Design alu, start of the top module:
module alu (
    input               i_clk,
    input               i_rst_n,
    input               i_valid,
    input signed [11:0] i_data_a,
    input signed [11:0] i_data_b,
    input        [2:0]  i_inst,
    output              o_valid,
    output       [11:0] o_data,
    output              o_overflow
);
Settings: LEC_CHECK=0, CAP_MARGIN=20, CORE_MARGIN=2, CORE_UTILIZATION=65, CTS_CLUSTER_DIAMETER=50, SLEW_MARGIN=20, TNS_END_PERCENT=5; clock period 9.42 ns.
run.sh (not shown) runs the stock make flow with config.mk's settings and CLKGATE_MAP_FILE=.
The first run ran to the end with violations: negative setup slack.
Change:
ABC_AREA = 1   (was unset)
CORE_UTILIZATION = 68   (was 65)
CTS_CLUSTER_DIAMETER = unset   (was 50)
TNS_END_PERCENT = unset   (was 5)
clock period = 4.09 ns   (was 9.42 ns; I/O delays follow)
Result: With this change the flow never finished: it broke off in clock tree synthesis (4_1_cts) with DPL-0038. Die area is higher by a few percent. Area after synthesis is higher by a little under a tenth. Synthesized cell count is higher by a quarter to a third.
Change:
CTS_CLUSTER_DIAMETER = 374   (was unset)
CTS_CLUSTER_SIZE = 98   (was unset)
TNS_END_PERCENT = 30   (was unset)
clock period = 9.06 ns   (was 4.09 ns; I/O delays follow)
Result: The new run completed, yet does not pass: negative setup slack. Die size is unchanged. Synthesized area does not change. Synthesized cell count stays the same.
Change:
CORE_UTILIZATION = 72   (was 68)
CTS_CLUSTER_DIAMETER = 397   (was 374)
CTS_CLUSTER_SIZE = 100   (was 98)
TNS_END_PERCENT = unset   (was 30)
clock period = 4.09 ns   (was 9.06 ns; I/O delays follow)
What happened:
- The new run died in detailed placement (3_5_place_dp)
- synthesized area does not change
- synthesized cell count is unchanged
- die size falls by 5.4%

Setup of v1:
alu again, from the RTL that the note above started with.
make LEC_CHECK=0 CAP_MARGIN=20 CORE_MARGIN=2 CORE_UTILIZATION=40 CTS_CLUSTER_DIAMETER=84 HOLD_SLACK_MARGIN=0.01 MIN_ROUTING_LAYER=met2 SLEW_MARGIN=20 finish   # period 10.0 ns
#### Input delta (v45 over v1)
Settings: TNS_END_PERCENT newly set to 30; CTS_CLUSTER_DIAMETER removed (was 84); CORE_UTILIZATION changed from 40 to 68; HOLD_SLACK_MARGIN removed (was 0.01); MIN_ROUTING_LAYER removed (was met2); the clock period (ns, I/O delays scaled along) changed from 10.0 to 9.06.
Results
From the logs: v45 reached the end of the flow and failed the layout checks with negative setup slack. The startpoint of the worst setup timing path comes out i_data_b[1] in one run and i_data_b[4] in the other, namely in v45 and v1 respectively. v1 leaves more setup margin than v45. The higher number of iterations in the first detailed-routing pass of v45 and v1 is in v1. Net total in the final layout in v45 is about 2.5% higher than in v1. [compare] base=v1 new=v45: global-route usage rose 7.6 points; width of the chip fell about 23%; highest net fanout along the worst path fell 2. v45 vs. v1: pre-CTS setup slack shrank by 0.60 ns, flip-flop count held steady.
Changes in v20 relative to v45:
Settings: TNS_END_PERCENT: 30 -> unset; CORE_UTILIZATION: 68 -> 72; ABC_AREA: unset -> 1; the clock period (ns, I/O delays scaled along): 9.06 -> 7.69.
Results
v20 got as far as 4_1_cts, where a tool error ended the run. Compared with v45, die boundary height in v20 increased slightly. Taking v45 as the reference, in v20 synthesized area grew by 8.1%; XOR/XNOR share of the synthesized area shrank by 3.9 points; synthesized cell count shows an increase of about 30%; horizontal die size has increased; compound-cell area share of the yosys netlist saw a decrease. Taking v45 over v20, the number of nets in the synthesized netlist ratio works out to 0.802. In v20 relative to v45, die size had gone up by a few percent. Taking v45 as 1.0, v20 lands at 1.07 on instance area at placement. | yosys synthesis chip area | v20 vs v45 | about 8% higher |.

Starting RTL as in the previous note.
clock: 9.65 ns
lec_check: 0
abc_area: 0
cap_margin: 15
cell_pad_in_sites_global_placement: 0
core_aspect_ratio: 0.68
core_margin: 2
core_utilization: 40
cts_cluster_diameter: 372
gpl_timing_driven: 0
hold_slack_margin: 0.28
min_routing_layer: met1
place_density_lb_addon: 0.09
slew_margin: 10
tns_end_percent: 85
Next try:
ABC_AREA = 1   (was 0)
CELL_PAD_IN_SITES_GLOBAL_PLACEMENT = not set   (was 0)
CORE_ASPECT_RATIO = not set   (was 0.68)
CTS_CLUSTER_DIAMETER = not set   (was 372)
GPL_TIMING_DRIVEN = not set   (was 0)
HOLD_SLACK_MARGIN = not set   (was 0.28)
MIN_ROUTING_LAYER = met2   (was met1)
PLACE_DENSITY_LB_ADDON = not set   (was 0.09)
SLEW_MARGIN = 20   (was 10)
TNS_END_PERCENT = not set   (was 85)
Setup slack is better by 280 ps; routed wire length came out higher by 16%; synthesized area came out higher by 8.1%; maximum frequency came out higher by 3.0%.
Next try:
ABC_AREA = 0   (was 1)
CELL_PAD_IN_SITES_GLOBAL_PLACEMENT = 1   (was not set)
CORE_ASPECT_RATIO = 0.68   (was not set)
CTS_CLUSTER_DIAMETER = 372   (was not set)
GPL_TIMING_DRIVEN = 1   (was not set)
HOLD_SLACK_MARGIN = 0.28   (was not set)
MIN_ROUTING_LAYER = met1   (was met2)
PLACE_DENSITY_LB_ADDON = 0.09   (was not set)
SLEW_MARGIN = 10   (was 20)
TNS_END_PERCENT = 85   (was not set)
Outcome: The new run completed with no timing, DRC or antenna violations. Synthesized cell count is lower by a quarter to a third. Final area is higher by a little under a tenth. Synthesized area is lower by a little under a tenth. Maximum frequency is lower by a few percent. Core utilization is higher by 8.4 points. Sequential cell count is unchanged. Count of clock-buffer cells in the layout is lower by 1. Final cell count is lower by roughly a tenth. Routed wire length is lower by roughly a tenth. Global-route usage is lower by 15 points.
Next try:
ABC_AREA = 1   (was 0)
CAP_MARGIN = 20   (was 15)
CELL_PAD_IN_SITES_GLOBAL_PLACEMENT = not set   (was 1)
CORE_ASPECT_RATIO = not set   (was 0.68)
CORE_UTILIZATION = 72   (was 40)
CTS_CLUSTER_DIAMETER = not set   (was 372)
GPL_TIMING_DRIVEN = not set   (was 1)
HOLD_SLACK_MARGIN = not set   (was 0.28)
MIN_ROUTING_LAYER = not set   (was met1)
PLACE_DENSITY_LB_ADDON = not set   (was 0.09)
SLEW_MARGIN = 20   (was 10)
TNS_END_PERCENT = 5   (was 85)
clock period = 4.09 ns   (was 9.65 ns; I/O delays follow)
Outcome: With this change the flow died in clock tree synthesis (4_1_cts); die area went down by well over a third; synthesized cell count went up by a quarter to a third; area after synthesis went up by a little under a tenth.
Next try:
ABC_AREA = not set   (was 1)
CORE_UTILIZATION = 40   (was 72)
TNS_END_PERCENT = not set   (was 5)
clock period = 10.0 ns   (was 4.09 ns; I/O delays follow)
What happened:
- The new run produced a clean layout
- area after synthesis is lower by a little under a tenth
- die area increases by well over a third
- synthesized cell count came out lower by a quarter to a third
Next try:
CORE_UTILIZATION = 65   (was 40)
CTS_CLUSTER_DIAMETER = 50   (was not set)
TNS_END_PERCENT = 5   (was not set)
clock period = 9.43 ns   (was 10.0 ns; I/O delays follow)
The new run produced a layout that fails on negative setup slack.
Flip-flop count does not change.
Hold slack is worse by 5.2 ps.
Via count went up by 5.0%.
Non-clock buffer count increases by 37.
